==> branch nickel: inputs <==
// cmplx_mult
module cmplx_mult(
input logic clk,
input logic [10-1:0] switches,
output logic [8-1:0] LED,
output logic [6:0] HEX0,
output logic [6:0] HEX1,
output logic [6:0] HEX2,
output logic [6:0] HEX3,
output logic [6:0] HEX4,
output logic [6:0] HEX5,
output logic [6:0] HEX6,
output logic [6:0] HEX7);
make LEC_CHECK=0 ABC_AREA=1 CAP_MARGIN=20 CELL_PAD_IN_SITES_DETAIL_PLACEMENT=1 CELL_PAD_IN_SITES_GLOBAL_PLACEMENT=1 CORE_ASPECT_RATIO=0.92 CORE_MARGIN=2 CORE_UTILIZATION=40 CTS_CLUSTER_DIAMETER=217 MAX_ROUTING_LAYER=met4 MIN_ROUTING_LAYER=met2 SETUP_SLACK_MARGIN=2.34 SLEW_MARGIN=0 TNS_END_PERCENT=5 finish   # period 11.0 ns
run.sh (not shown) runs the stock make flow with config.mk's settings and CLKGATE_MAP_FILE=.
==> branch maple (differences from branch nickel) <==
- CAP_MARGIN: 20 -> 15
- CORE_ASPECT_RATIO: 0.92 -> default
- CORE_MARGIN: 2 -> 5
- CORE_UTILIZATION: 40 -> 53
- CTS_CLUSTER_DIAMETER: 217 -> default
- GPL_TIMING_DRIVEN: default -> 1
- MAX_ROUTING_LAYER: met4 -> met5
- MIN_ROUTING_LAYER: met2 -> default
- PLACE_DENSITY: default -> 0.6
- SETUP_SLACK_MARGIN: 2.34 -> default
- SLEW_MARGIN: 0 -> 20
- TNS_END_PERCENT: 5 -> default
==> flow/constraint.sdc (replaced) <==
create_clock -name core_clock -period 10.9 [get_ports {clk}]
set_input_delay 2.1800 -clock core_clock [delete_from_list [all_inputs] [get_ports {clk}]]
set_output_delay 2.1800 -clock core_clock [all_outputs]
set_load 0.01 [all_outputs]
==> results.cfg <==
; generated from flow reports
[run_status]
status = did not finish
outcome.stop_stage = 3_5_place_dp
error_line = [ERROR DPL-0033] detailed placement checks failed during check placement.

[floorplan]
fp_util_pct = 53.6
placement_rows = 65
That was branch maple.
==> results.cfg <==
; generated from flow reports
[worst_setup_path]
worstRegToRegCells = 5

[run_status]
status = failed layout checks
check.faults = negative setup slack

[timing]
setup-violations-final = 21
layout_setup_ws_ns = -2.36

[route]
met3_length_microns = 20100

[pwr]
That was branch nickel.


==> inputs of job 6939 <==
==> flow/design.v <==
module segdec(input logic [3:0] in, output logic [6:0] out);
	always_comb
	begin
		case (in)
			4'b0000 :
				out = 7'b0111111;  
			4'b0001 :
				out = 7'b0000110;  
			4'b0010 :
				out = 7'b1011011;  
			4'b0011 :
				out = 7'b1001111;  
			4'b0100 :
				out = 7'b1100110;  
			4'b0101 :
				out = 7'b1101101;  
			4'b0110 :
				out = 7'b1111100;  
			4'b0111 :
				out = 7'b0000111;  
			4'b1000 :
				out = 7'b1111111;  
			4'b1001 :
				out = 7'b1100111;  
			4'b1010 :
				out = 7'b1000000;
			default :
				out = 7'b0000000;
    		endcase
	end
endmodule
module bin_to_bcd(input logic [7:0] in, output logic [3:0][6:0] disp);
logic[3:0] sign_num, units, tens, hundreds;
logic[7:0] num;
logic sign;
always_comb
begin
	sign = in[$high(in)];
	if(sign)  
		num = 0 - in;
	else
		num = in;
	hundreds = num / 100;
	num = num - (hundreds)*100;  
	tens = num / 10;
	num = num - (tens)*10;  
	units = num;
end
always_comb
	if(sign)
		sign_num = 4'hA;
	else
		sign_num = 4'hF;
segdec signdec
(
	.in(sign_num),
	.out(disp[3])
);
segdec hundreddec
(
	.in(hundreds),
	.out(disp[2])
);
segdec tendec
(
	.in(tens),
	.out(disp[1])
);
segdec unitdec
(
	.in(units),
	.out(disp[0])
);
endmodule
module debounce #(parameter int COUNT=500000) (input logic clk, signal_in, output logic signal_out);
logic prev_signal;
int unsigned cnt;
always_ff @(posedge clk)
begin
	if(prev_signal != signal_in)
	begin
		cnt <= 0;  
	end
	else if(cnt >= COUNT)
	begin
		cnt <= 0;  
		signal_out <= signal_in;
	end
	else
	begin
		cnt <= cnt +1;
	end
	prev_signal <= signal_in;
end
endmodule
module read_sm(input logic clk, reset_n, handshake, run, output logic read, done);
enum {HALT, WAIT_1, WAIT_0, DONE} state;
always_ff @(posedge clk, negedge reset_n)
begin
	if(!reset_n)
	begin
		state <= HALT;
		read <= 0;
	end
	else
	begin
		read <= 0;
		unique case(state)
			HALT : if(run) state <= WAIT_1;
			WAIT_1 :
			begin
				if(handshake)
				begin
					state <= WAIT_0;
					read <= '1;  
				end
			end
			WAIT_0 : if(!handshake) state <= DONE;
			DONE : state <= HALT;
		endcase
	end
end
always_comb
	if(state == DONE)
		done = 1;
	else
		done = 0;
endmodule
module sm(input logic clk, input logic [10-1:0] SW, input logic [8-1:0] re_res, im_res, output logic [8-1:0] LED, output logic [8-1:0] re_a, im_a, re_q, im_q);
typedef enum {REAL_A, IMAG_A, REAL_Q, IMAG_Q, DISP_REAL, DISP_IMAG} stateType;
stateType state;
logic reset_n;
logic handshake;
logic [8-1:0] data_in;
always_comb
begin
	reset_n = SW[$high(SW)];
	handshake = SW[$high(SW) -1];
	data_in =  SW[$high(SW) -2 : $low(SW)];
end
logic read_run, read_trigger, read_done;
read_sm re_sm0
(
	.clk(clk),
	.reset_n(reset_n),
	.handshake(handshake),
	.run(read_run),
	.read(read_trigger),
	.done(read_done)
);
always_comb
	read_run = (state == REAL_A) || (state == IMAG_A) || (state == REAL_Q) || (state == IMAG_Q);
always_ff @(posedge clk, negedge reset_n)
begin
	if(!reset_n)
		state <= REAL_A;
	else
	begin
		unique case(state)
			REAL_A: if(read_done) state <= IMAG_A;
			IMAG_A: if(read_done) state <= REAL_Q;
			REAL_Q: if(read_done) state <= IMAG_Q;
			IMAG_Q: if(read_done) state <= DISP_REAL;
			DISP_REAL : if(handshake == 1) state <= DISP_IMAG;
			DISP_IMAG : if(handshake == 0) state <= REAL_A;
		endcase
	end
end
always_ff @(posedge clk)
begin
	if(read_trigger)
	begin
		unique case(state)
			REAL_A: re_a <= data_in;
			IMAG_A: im_a <= data_in;
			REAL_Q: re_q <= data_in;
			IMAG_Q: im_q <= data_in;
			default: ;
		endcase
	end
end
always_comb
begin
	if(state == DISP_REAL)
		LED = re_res;
	else if(state == DISP_IMAG)
		LED = im_res;
	else
		LED = '0;
end
endmodule
module mult(input logic signed [(2*8 -1)-1:0] re_x, im_x, re_y, im_y, output logic signed [2*(2*8 -1)-1:0] re_z, im_z);
logic signed [(2*8 -1)-1:0] a,b,c,d;
always_comb
begin
	a = re_x;
	b = im_x;
	c = re_y;
	d = im_y;
end
logic signed [2*(2*8 -1)-1:0] ac, bd, ad, bc;
always_comb
begin
	ac = a*c;
	bd = b*d;
	ad = a*d;
	bc = b*c;
	re_z = ac - bd;
	im_z = ad + bc;
end
endmodule
module cmplx_mult(
input logic clk,
input logic [10-1:0] switches,
output logic [8-1:0] LED,
output logic [6:0] HEX0,
output logic [6:0] HEX1,
output logic [6:0] HEX2,
output logic [6:0] HEX3,
output logic [6:0] HEX4,
output logic [6:0] HEX5,
output logic [6:0] HEX6,
output logic [6:0] HEX7);
logic [8-1:0] re_a, im_a, re_q, im_q;
logic [8-1:0] re_res, im_res;
logic [10-1:0] SW;
always_comb
	SW[$high(SW)-2:$low(SW)] = switches[$high(switches)-2:$low(switches)];
debounce #(.COUNT(1000)) db0
(
	.clk(clk),
	.signal_in(switches[$high(switches)]),
	.signal_out(SW[$high(SW)])
);
debounce #(.COUNT(1000)) db1
(
	.clk(clk),
	.signal_in(switches[$high(switches)-1]),
	.signal_out(SW[$high(SW)-1])
);
sm sm0 (.*);
logic signed [(2*8 -1)-1:0] re_x, im_x, re_y, im_y;
logic signed [2*(2*8 -1)-1:0] re_z, im_z;
localparam INPUT_SHIFT = (2*8 -1) - 8;
localparam OUTPUT_LOW = 2*INPUT_SHIFT -1;
localparam OUTPUT_HIGH = OUTPUT_LOW + 8 -1;
always_comb
begin
	re_x = $signed(re_a);
	im_x = $signed(im_a);
	re_y = $signed(re_q) << INPUT_SHIFT;
	im_y = $signed(im_q) << INPUT_SHIFT;
	re_res = re_z[OUTPUT_HIGH : OUTPUT_LOW];
	im_res = im_z[OUTPUT_HIGH : OUTPUT_LOW];
end
mult mult0
(.*);
logic [3:0][6:0] sw_hex;
always_comb
begin
	HEX0 = ~ sw_hex[0];  
	HEX1 = ~ sw_hex[1];  
	HEX2 = ~ sw_hex[2];  
	HEX3 = ~ sw_hex[3];  
end
bin_to_bcd sw_disp
(
	.in(SW[7:0]),
	.disp(sw_hex)
);
logic [3:0][6:0] led_hex;
always_comb
begin
	HEX4 = ~ led_hex[0];  
	HEX5 = ~ led_hex[1];  
	HEX6 = ~ led_hex[2];  
	HEX7 = ~ led_hex[3];  
end
bin_to_bcd led_disp
(
	.in(LED),
	.disp(led_hex)
);
endmodule
==> flow/run.sh <==
#!/bin/bash
# the make line also repeats each setting of config.mk as NAME=value (left out here)
make -C /OpenROAD-flow-scripts/flow DESIGN_CONFIG=/design/flow/config.mk WORK_HOME=/design/flow/orfs CLKGATE_MAP_FILE= finish
==> flow/config.mk <==
export PLATFORM = sky130hd
export DESIGN_NAME = cmplx_mult
export DESIGN_NICKNAME = cmplx_mult
export VERILOG_FILES = /design/flow/design.v
export SDC_FILE = /design/flow/constraint.sdc
export NUM_CORES = 4
export LEC_CHECK = 0
export ABC_AREA = 1
export CAP_MARGIN = 20
export CELL_PAD_IN_SITES_DETAIL_PLACEMENT = 1
export CELL_PAD_IN_SITES_GLOBAL_PLACEMENT = 1
export CORE_ASPECT_RATIO = 1.13
export CORE_MARGIN = 2
export CORE_UTILIZATION = 40
export CTS_CLUSTER_DIAMETER = 132
export MAX_ROUTING_LAYER = met5
export MIN_ROUTING_LAYER = met2
export PLACE_DENSITY_LB_ADDON = 0.18
export SLEW_MARGIN = 0
==> flow/constraint.sdc <==
create_clock -name core_clock -period 11.0 [get_ports {clk}]
set_input_delay 2.2000 -clock core_clock [delete_from_list [all_inputs] [get_ports {clk}]]
set_output_delay 2.2000 -clock core_clock [all_outputs]
set_load 0.01 [all_outputs]
==> job 6705: changes against job 6939 <==
ABC_AREA = 0   (was 1)
CELL_PAD_IN_SITES_DETAIL_PLACEMENT = not set   (was 1)
CELL_PAD_IN_SITES_GLOBAL_PLACEMENT = not set   (was 1)
CORE_ASPECT_RATIO = 0.5   (was 1.13)
CTS_CLUSTER_DIAMETER = 391   (was 132)
CTS_CLUSTER_SIZE = 99   (was not set)
MAX_ROUTING_LAYER = not set   (was met5)
MIN_ROUTING_LAYER = not set   (was met2)
PLACE_DENSITY_LB_ADDON = 0.0   (was 0.18)
SLEW_MARGIN = 10   (was 0)
==> flow/constraint.sdc (replaced) <==
create_clock -name core_clock -period 20.0 [get_ports {clk}]
set_input_delay 4.0000 -clock core_clock [delete_from_list [all_inputs] [get_ports {clk}]]
set_output_delay 4.0000 -clock core_clock [all_outputs]
set_load 0.01 [all_outputs]
==> job 9058: changes against job 6939 <==
ABC_AREA = not set   (was 1)
CELL_PAD_IN_SITES_DETAIL_PLACEMENT = not set   (was 1)
CELL_PAD_IN_SITES_GLOBAL_PLACEMENT = not set   (was 1)
CORE_ASPECT_RATIO = not set   (was 1.13)
CORE_UTILIZATION = 56   (was 40)
CTS_CLUSTER_DIAMETER = not set   (was 132)
MAX_ROUTING_LAYER = not set   (was met5)
MIN_ROUTING_LAYER = not set   (was met2)
PLACE_DENSITY_LB_ADDON = not set   (was 0.18)
SLEW_MARGIN = 20   (was 0)
==> flow/constraint.sdc (replaced) <==
create_clock -name core_clock -period 10.5 [get_ports {clk}]
set_input_delay 2.1000 -clock core_clock [delete_from_list [all_inputs] [get_ports {clk}]]
set_output_delay 2.1000 -clock core_clock [all_outputs]
set_load 0.01 [all_outputs]
==> Slide: Implementation Results <==
Key Metrics from the Run

STA
  • Final setup fails: 28
  • Final setup margin: -2902 ps

Run status
  • SO Faults: setup timing
  • Status: complete, but fails checks
Source of the figures above: job 6939

==> Slide: Implementation Results <==
Key Metrics from the Run

Detailed routing
  • Per-cell routed wire length: 15.73 um

Setup path
  • Crit path buf inv count: 7

STA
  • Final setup margin: 1422 ps

Run status
  • Status: complete, no violations
Source of the figures above: job 6705

==> Slide: Implementation Results <==
Key Metrics from the Run

Run status
  • Status: complete, but fails checks
  • SO Faults: setup timing

STA
  • Final setup fails: 26
  • Final setup margin: -3252 ps

CTS
  • Clock Sinks: 111

Setup path
  • Critical Path AT: 11,650 ps
Source of the figures above: job 9058

